==> tundra <==
==> flow/design.v <==
module Fiveto32Decoder(Select, Wenable, Load_Out);
input [4:0] Select;
input Wenable;
output reg [31:0] Load_Out;
always@(*)
if (Wenable == 1)
case(Select)
5'h0 : Load_Out = 32'h00000001;
5'h1 : Load_Out = 32'h00000002;
5'h2 : Load_Out = 32'h00000004;
5'h3 : Load_Out = 32'h00000008;
5'h4 : Load_Out = 32'h00000010;
5'h5 : Load_Out = 32'h00000020;
5'h6 : Load_Out = 32'h00000040;
5'h7 : Load_Out = 32'h00000080;
5'h8 : Load_Out = 32'h00000100;
5'h9 : Load_Out = 32'h00000200;
5'hA : Load_Out = 32'h00000400;
5'hB : Load_Out = 32'h00000800;
5'hC : Load_Out = 32'h000001000;
5'hD : Load_Out = 32'h000002000;
5'hE : Load_Out = 32'h000004000;
5'hF : Load_Out = 32'h000008000;
5'h10 : Load_Out = 32'h00010000;
5'h11 : Load_Out = 32'h00020000;
5'h12 : Load_Out = 32'h00040000;
5'h13 : Load_Out = 32'h00080000;
5'h14 : Load_Out = 32'h00100000;
5'h15 : Load_Out = 32'h00200000;
5'h16 : Load_Out = 32'h00400000;
5'h17 : Load_Out = 32'h00800000;
5'h18 : Load_Out = 32'h01000000;
5'h19 : Load_Out = 32'h02000000;
5'h1A : Load_Out = 32'h04000000;
5'h1B : Load_Out = 32'h08000000;
5'h1C : Load_Out = 32'h10000000;
5'h1D : Load_Out = 32'h20000000;
5'h1E : Load_Out = 32'h40000000;
5'h1F : Load_Out = 32'h80000000;
default: Load_Out = 32'h00000000;
endcase
else
Load_Out <= 0;
endmodule
module Register32bit (Din, Dout, Load, Reset, clk);
input [31:0] Din;
output reg [31:0] Dout;
input Load, Reset, clk;
always@(posedge clk or posedge Reset) begin
if (Reset == 1)
Dout = 0;
else if (Load == 1)
Dout <= Din;
else
Dout <= Dout;
end
endmodule
module Mux32to1 (Reg0,Reg1,Reg2,Reg3,Reg4,Reg5,Reg6,Reg7,Reg8,Reg9,Reg10,Reg11,Reg12,Reg13,Reg14,Reg15,Reg16,Reg17,Reg18,Reg19,Reg20,Reg21,Reg22,Reg23,Reg24,Reg25,Reg26,Reg27,Reg28,Reg29,Reg30,Reg31, Select, Regout);
input [31:0]Reg0, Reg1,Reg2,Reg3,Reg4,Reg5,Reg6,Reg7,Reg8,Reg9,Reg10,Reg11,Reg12,Reg13,Reg14,Reg15,Reg16;
input [31:0]Reg17,Reg18,Reg19,Reg20,Reg21,Reg22,Reg23,Reg24,Reg25,Reg26,Reg27,Reg28,Reg29,Reg30,Reg31;
input [4:0]Select;
output reg [31:0] Regout;
always@(*)
case(Select)
5'h0: Regout <= Reg0;
5'h1: Regout <= Reg1;
5'h2: Regout <= Reg2;
5'h3: Regout <= Reg3;
5'h4: Regout <= Reg4;
5'h5: Regout <= Reg5;
5'h6: Regout <= Reg6;
5'h7: Regout <= Reg7;
5'h8: Regout <= Reg8;
5'h9: Regout <= Reg9;
5'hA: Regout <= Reg10;
5'hB: Regout <= Reg11;
5'hC: Regout <= Reg12;
5'hD: Regout <= Reg13;
5'hE: Regout <= Reg14;
5'hF: Regout <= Reg15;
5'h10: Regout <= Reg16;
5'h11: Regout <= Reg17;
5'h12: Regout <= Reg18;
5'h13: Regout <= Reg19;
5'h14: Regout <= Reg20;
5'h15: Regout <= Reg21;
5'h16: Regout <= Reg22;
5'h17: Regout <= Reg23;
5'h18: Regout <= Reg24;
5'h19: Regout <= Reg25;
5'h1A: Regout <= Reg26;
5'h1B: Regout <= Reg27;
5'h1C: Regout <= Reg28;
5'h1D: Regout <= Reg29;
5'h1E: Regout <= Reg30;
5'h1F: Regout <= Reg31;
default Regout <= 32'b0;
endcase
endmodule
module RegisterFile32Bits(DataIn,DataA,DataB,RdAddress1,RdAddress2,WrtAddress,clk,Reset,Wenable);
input[31:0]DataIn;
input clk,Reset,Wenable;
input [4:0]RdAddress1,RdAddress2,WrtAddress;
output [31:0]DataA,DataB;
wire [31:0] Load;
wire [31:0] Dout0;
wire [31:0] Dout1;
wire [31:0] Dout2;
wire [31:0] Dout3;
wire [31:0] Dout4;
wire [31:0] Dout5;
wire [31:0] Dout6;
wire [31:0] Dout7;
wire [31:0] Dout8;
wire [31:0] Dout9;
wire [31:0] Dout10;
wire [31:0] Dout11;
wire [31:0] Dout12;
wire [31:0] Dout13;
wire [31:0] Dout14;
wire [31:0] Dout15;
wire [31:0] Dout16;
wire [31:0] Dout17;
wire [31:0] Dout18;
wire [31:0] Dout19;
wire [31:0] Dout20;
wire [31:0] Dout21;
wire [31:0] Dout22;
wire [31:0] Dout23;
wire [31:0] Dout24;
wire [31:0] Dout25;
wire [31:0] Dout26;
wire [31:0] Dout27;
wire [31:0] Dout28;
wire [31:0] Dout29;
wire [31:0] Dout30;
wire [31:0] Dout31;
Fiveto32Decoder u00 (WrtAddress,Wenable,Load);
Register32bit uu0 (DataIn, Dout0, Load[0], Reset, clk);
Register32bit uu1 (DataIn, Dout1, Load[1], Reset, clk);
Register32bit uu2 (DataIn, Dout2, Load[2], Reset, clk);
Register32bit uu3 (DataIn, Dout3, Load[3], Reset, clk);
Register32bit uu4 (DataIn, Dout4, Load[4], Reset, clk);
Register32bit uu5 (DataIn, Dout5, Load[5], Reset, clk);
Register32bit uu6 (DataIn, Dout6, Load[6], Reset, clk);
Register32bit uu7 (DataIn, Dout7, Load[7], Reset, clk);
Register32bit uu8 (DataIn, Dout8, Load[8], Reset, clk);
Register32bit uu9 (DataIn, Dout9, Load[9], Reset, clk);
Register32bit uu10 (DataIn, Dout10, Load[10], Reset, clk);
Register32bit uu11 (DataIn, Dout11, Load[11], Reset, clk);
Register32bit uu12 (DataIn, Dout12, Load[12], Reset, clk);
Register32bit uu13 (DataIn, Dout13, Load[13], Reset, clk);
Register32bit uu14 (DataIn, Dout14, Load[14], Reset, clk);
Register32bit uu15 (DataIn, Dout15, Load[15], Reset, clk);
Register32bit uu16 (DataIn, Dout16, Load[16], Reset, clk);
Register32bit uu17 (DataIn, Dout17, Load[17], Reset, clk);
Register32bit uu18 (DataIn, Dout18, Load[18], Reset, clk);
Register32bit uu19 (DataIn, Dout19, Load[19], Reset, clk);
Register32bit uu20 (DataIn, Dout20, Load[20], Reset, clk);
Register32bit uu21 (DataIn, Dout21, Load[21], Reset, clk);
Register32bit uu22 (DataIn, Dout22, Load[22], Reset, clk);
Register32bit uu23 (DataIn, Dout23, Load[23], Reset, clk);
Register32bit uu24 (DataIn, Dout24, Load[24], Reset, clk);
Register32bit uu25 (DataIn, Dout25, Load[25], Reset, clk);
Register32bit uu26 (DataIn, Dout26, Load[26], Reset, clk);
Register32bit uu27 (DataIn, Dout27, Load[27], Reset, clk);
Register32bit uu28 (DataIn, Dout28, Load[28], Reset, clk);
Register32bit uu29 (DataIn, Dout29, Load[29], Reset, clk);
Register32bit uu30 (DataIn, Dout30, Load[30], Reset, clk);
Register32bit uu31 (DataIn, Dout31, Load[31], Reset, clk);
Mux32to1 um1(Dout0,Dout1,Dout2,Dout3,Dout4,Dout5,Dout6,Dout7,Dout8,Dout9,Dout10,Dout11,Dout12,Dout13,Dout14,Dout15,Dout16,Dout17,Dout18,Dout19,Dout20,Dout21,Dout22,Dout23,Dout24,Dout25,Dout26,Dout27,Dout28,Dout29,Dout30,Dout31,RdAddress1, DataA);
Mux32to1 um2(Dout0,Dout1,Dout2,Dout3,Dout4,Dout5,Dout6,Dout7,Dout8,Dout9,Dout10,Dout11,Dout12,Dout13,Dout14,Dout15,Dout16,Dout17,Dout18,Dout19,Dout20,Dout21,Dout22,Dout23,Dout24,Dout25,Dout26,Dout27,Dout28,Dout29,Dout30,Dout31,RdAddress2, DataB);
endmodule 
==> flow/run.sh <==
#!/bin/bash
# the make line also repeats each setting of config.mk as NAME=value (left out here)
make -C /OpenROAD-flow-scripts/flow DESIGN_CONFIG=/design/flow/config.mk WORK_HOME=/design/flow/orfs CLKGATE_MAP_FILE= finish
==> flow/config.mk <==
export PLATFORM = sky130hd
export DESIGN_NAME = RegisterFile32Bits
export DESIGN_NICKNAME = RegisterFile32Bits
export VERILOG_FILES = /design/flow/design.v
export SDC_FILE = /design/flow/constraint.sdc
export NUM_CORES = 4
export LEC_CHECK = 0
export ABC_AREA = 1
export CAP_MARGIN = 0
export CORE_MARGIN = 2
export CORE_UTILIZATION = 50
export CTS_CLUSTER_DIAMETER = 120
export GPL_TIMING_DRIVEN = 0
export HOLD_SLACK_MARGIN = 0.01
export MIN_ROUTING_LAYER = met2
export PLACE_DENSITY_LB_ADDON = 0.17
export SLEW_MARGIN = 20
==> flow/constraint.sdc <==
create_clock -name core_clock -period 7.0 [get_ports {clk}]
set_input_delay 1.4000 -clock core_clock [delete_from_list [all_inputs] [get_ports {clk}]]
set_output_delay 1.4000 -clock core_clock [all_outputs]
set_load 0.01 [all_outputs]
==> delta (differences from tundra) <==
Settings changed: ABC_AREA 1 to default, CAP_MARGIN 0 to 20, CORE_UTILIZATION 50 to 70, CTS_CLUSTER_DIAMETER 120 to 363, CTS_CLUSTER_SIZE from default to 20, GPL_TIMING_DRIVEN 0 to default, HOLD_SLACK_MARGIN 0.01 to -0.1, MAX_ROUTING_LAYER from default to met4, MIN_ROUTING_LAYER met2 to default, PLACE_DENSITY from default to 0.69, PLACE_DENSITY_LB_ADDON 0.17 to default, TNS_END_PERCENT from default to 5.
==> flow/constraint.sdc (replaced) <==
create_clock -name core_clock -period 3.78 [get_ports {clk}]
set_input_delay 0.7560 -clock core_clock [delete_from_list [all_inputs] [get_ports {clk}]]
set_output_delay 0.7560 -clock core_clock [all_outputs]
set_load 0.01 [all_outputs]
==> out/results.ini <==
[logic_synthesis]
ys_cells = 5157
yosysTopAreaCellShare_pct = 47.3

[sta]
fin_ws_ps = -137
finalSetupViolCount = 24

[placed_design]
pre_cts_ws_ps = -875
io_buffers = 113

[status]
status = finished with violations
so_faults = negative setup slack

[global_routing]
overflow = 0

-- figures above: delta

==> out/results.ini <==
[global_routing]
overflow = 3323

[clock_network]
htreeDepth = 3

[logic_synthesis]
ys_cells = 7977
yosysTopAreaCellShare_pct = 45.5

[placed_design]
pre_cts_ws_ps = -383
io_buffers = 111

[status]
lastStage = 5_1_grt
status = did not finish
error_line = [ERROR GRT-0116] Global routing finished with congestion. Check the congestion regions in the DRC Viewer.

-- figures above: tundra


* * *

==> run Z: inputs <==
RTL: the design.v shown in full above, as it stands there.
Settings: LEC_CHECK=0, CAP_MARGIN=20, CORE_MARGIN=2, CORE_UTILIZATION=72, CTS_CLUSTER_DIAMETER=354, CTS_CLUSTER_SIZE=22, HOLD_SLACK_MARGIN=0.29, MAX_ROUTING_LAYER=met4, SETUP_SLACK_MARGIN=-0.29, SLEW_MARGIN=20; clock period 3.81 ns.
run.sh (not shown) runs the stock make flow with config.mk's settings and CLKGATE_MAP_FILE=.
==> inputs of run E, as changes to run Z <==
- CORE_UTILIZATION: 72 -> 61
- CTS_CLUSTER_DIAMETER: 354 -> default
- CTS_CLUSTER_SIZE: 22 -> 37
- HOLD_SLACK_MARGIN: 0.29 -> default
- MAX_ROUTING_LAYER: met4 -> default
- SETUP_SLACK_MARGIN: -0.29 -> 1.07
==> flow/constraint.sdc (replaced) <==
create_clock -name core_clock -period 3.78 [get_ports {clk}]
set_input_delay 0.7560 -clock core_clock [delete_from_list [all_inputs] [get_ports {clk}]]
set_output_delay 0.7560 -clock core_clock [all_outputs]
set_load 0.01 [all_outputs]
==> inputs of run M, as changes to run Z <==
- CAP_MARGIN: 20 -> 25
- CELL_PAD_IN_SITES_DETAIL_PLACEMENT: default -> 2
- CORE_ASPECT_RATIO: default -> 1.03
- CORE_UTILIZATION: 72 -> 40
- CTS_CLUSTER_DIAMETER: 354 -> default
- CTS_CLUSTER_SIZE: 22 -> 31
- GPL_ROUTABILITY_DRIVEN: default -> 0
- HOLD_SLACK_MARGIN: 0.29 -> default
- MAX_ROUTING_LAYER: met4 -> default
- MIN_ROUTING_LAYER: default -> met1
- SETUP_SLACK_MARGIN: -0.29 -> 0.84
==> flow/constraint.sdc (replaced) <==
create_clock -name core_clock -period 4.42 [get_ports {clk}]
set_input_delay 0.8840 -clock core_clock [delete_from_list [all_inputs] [get_ports {clk}]]
set_output_delay 0.8840 -clock core_clock [all_outputs]
set_load 0.01 [all_outputs]
==> impl_metrics.toml <==
# implementation run metrics
[worst_setup_path]
critPathCaptureType = "output pin"

[detailed_routing]
insertedDiodeCount = 30
vias_per_cell = 8.577
drt_wl_total_um = 245200

[layout]
clkCellAreaFrac_pct = 2.151
final_cells = 6316
nClkBuffers = 53

[global_route]
grt_start_max_net_pins = 90

[pwr]
p_clk_mw = 6.21

[status]
run_status = "complete, but fails checks"
violations = "negative setup slack"

[sta]
maxSlewViolCount = 0
worst_slack_ns = -0.3881
final-setup-viol-count = 59

[clock_network]
numCtsBuffers = 52

[placement]
post-place-ws_ns = -0.7681
# the run above: run Z

==> impl_metrics.toml <==
# implementation run metrics
[status]
run_status = "aborted with a tool error"
lastStage = "global routing (5_1_grt)"

[clock_network]
clock_sinks = 1024
numCtsBuffers = 116
ctsHoldBuffers = 0

[synth]
simple_gate_area_share_pct = 20.71
mux_share_pct = 21.78
synth-adder-area-share_pct = 0
ys_area_um2 = 54130
synth.cell_area_um2 = 54130

[floorplanning]
die-area_um2 = 138300
initial_core_util_pct = 40.42

[placement]
post-place-ws_ns = -0.6424
# the run above: run M

==> impl_metrics.toml <==
# implementation run metrics
[layout]
final_cells = 6906

[sta]
worst_slack_ns = -0.04781
final-setup-viol-count = 1
maxSlewViolCount = 0

[detailed_routing]
insertedDiodeCount = 21
drt_wl_total_um = 279200

[status]
violations = "negative setup slack"
run_status = "complete, but fails checks"

[worst_setup_path]
critPathCaptureType = "output pin"

[clock_network]
numCtsBuffers = 109

[global_route]
grt_start_max_net_pins = 126
# the run above: run E


* * *

==> v32 <==
RTL: the design.v shown in full above, as it stands there.
Settings: LEC_CHECK=0, CAP_MARGIN=35, CORE_MARGIN=2, CORE_UTILIZATION=70, MAX_ROUTING_LAYER=met4, SETUP_SLACK_MARGIN=0.52, SLEW_MARGIN=20; clock period 3.78 ns.
==> v14: changes against v32 <==
- CAP_MARGIN: 35 -> 20
- CORE_UTILIZATION: 70 -> 50
- MAX_ROUTING_LAYER: met4 -> default
- SETUP_SLACK_MARGIN: 0.52 -> default
==> flow/constraint.sdc (replaced) <==
create_clock -name core_clock -period 7.0 [get_ports {clk}]
set_input_delay 1.4000 -clock core_clock [delete_from_list [all_inputs] [get_ports {clk}]]
set_output_delay 1.4000 -clock core_clock [all_outputs]
set_load 0.01 [all_outputs]
==> comparison <==
v32 did not get past 5_1_grt, error GRT-0232. v14 finished with timing, DRC and antenna clean.
In synthesized cell count, v14 and v32 do not differ.
In synthesized area, v32 and v14 do not differ.
Of v32 and v14, v14 has the higher die size (gap 28%, measured against v14).

* * *

==> inputs of branch onyx <==
Starts from the design.v that is shown in full above.
export LEC_CHECK = 0
export ABC_AREA = 0
export CAP_MARGIN = 15
export CELL_PAD_IN_SITES_GLOBAL_PLACEMENT = 0
export CORE_ASPECT_RATIO = 0.77
export CORE_MARGIN = 2
export CORE_UTILIZATION = 71
export CTS_CLUSTER_SIZE = 63
export MAX_ROUTING_LAYER = met5
export SETUP_SLACK_MARGIN = 1.02
export SLEW_MARGIN = 20
create_clock -name core_clock -period 3.86 [get_ports {clk}]
==> inputs of branch umber, as changes to branch onyx <==
CELL_PAD_IN_SITES_GLOBAL_PLACEMENT = 1   (was 0)
CORE_UTILIZATION = 64   (was 71)
SETUP_SLACK_MARGIN = -0.25   (was 1.02)
==> inputs of branch sierra, as changes to branch onyx <==
ABC_AREA = not set   (was 0)
CAP_MARGIN = 20   (was 15)
CELL_PAD_IN_SITES_GLOBAL_PLACEMENT = not set   (was 0)
CORE_ASPECT_RATIO = not set   (was 0.77)
CORE_UTILIZATION = 66   (was 71)
CTS_CLUSTER_SIZE = not set   (was 63)
MAX_ROUTING_LAYER = met4   (was met5)
SETUP_SLACK_MARGIN = not set   (was 1.02)
==> flow/constraint.sdc (replaced) <==
create_clock -name core_clock -period 3.78 [get_ports {clk}]
set_input_delay 0.7560 -clock core_clock [delete_from_list [all_inputs] [get_ports {clk}]]
set_output_delay 0.7560 -clock core_clock [all_outputs]
set_load 0.01 [all_outputs]
==> comparison <==
Branch sierra finished but failed the layout checks on negative setup slack. Branch umber produced a layout that fails on negative setup slack. Branch onyx died in global routing (GRT-0232). Between branch sierra and branch umber, the lower first-iteration DRC count is in branch umber (gap about 2.7%, measured against branch umber). Register-to-register slack: branch sierra is worse than branch umber (90 ps). Sequential share of layout area: branch sierra is lower than branch umber (0.44 points). Die area, highest first: branch umber, branch sierra, branch onyx. Against branch umber, the cell count of branch sierra is larger by about 0.8%. Against branch sierra, the sequential power of branch umber is smaller by about 3%.
==> figures <==
quantity	branch umber	branch onyx	branch sierra
Result of the run	failed layout checks	stopped before the end	failed layout checks
Last stage reached	-	global routing	-
Violated checks	negative setup slack	-	negative setup slack
Combinational Gates	3529	-	3529
Tightest Pin Transition	1200 ps	-	1170 ps
Violation count after the first detailed-routing iteration	10300	-	10600
Switching Power	9.38 mW	-	9.53 mW
Signal buffers	747	-	806
Cell type with the highest occurrence count on the critical path	buf_12	-	buf_12
Worst-case register-to-register setup slack	2960 ps	-	2870 ps
Routed wire per std cell	38.1 microns	-	38.7 microns
Latency at later pin	710 ps	-	680 ps
Post-route design area	0.0662 sq mm	-	0.0670 sq mm
Placed Instance Area	0.0616 sq mm	0.0610 sq mm	0.0615 sq mm
Leakage	29.2 nW	-	29.4 nW
Worst min-delay path category	input port to asynchronous set/reset pin	-	input port to asynchronous set/reset pin
Power is estimated from default activity; no workload was simulated.
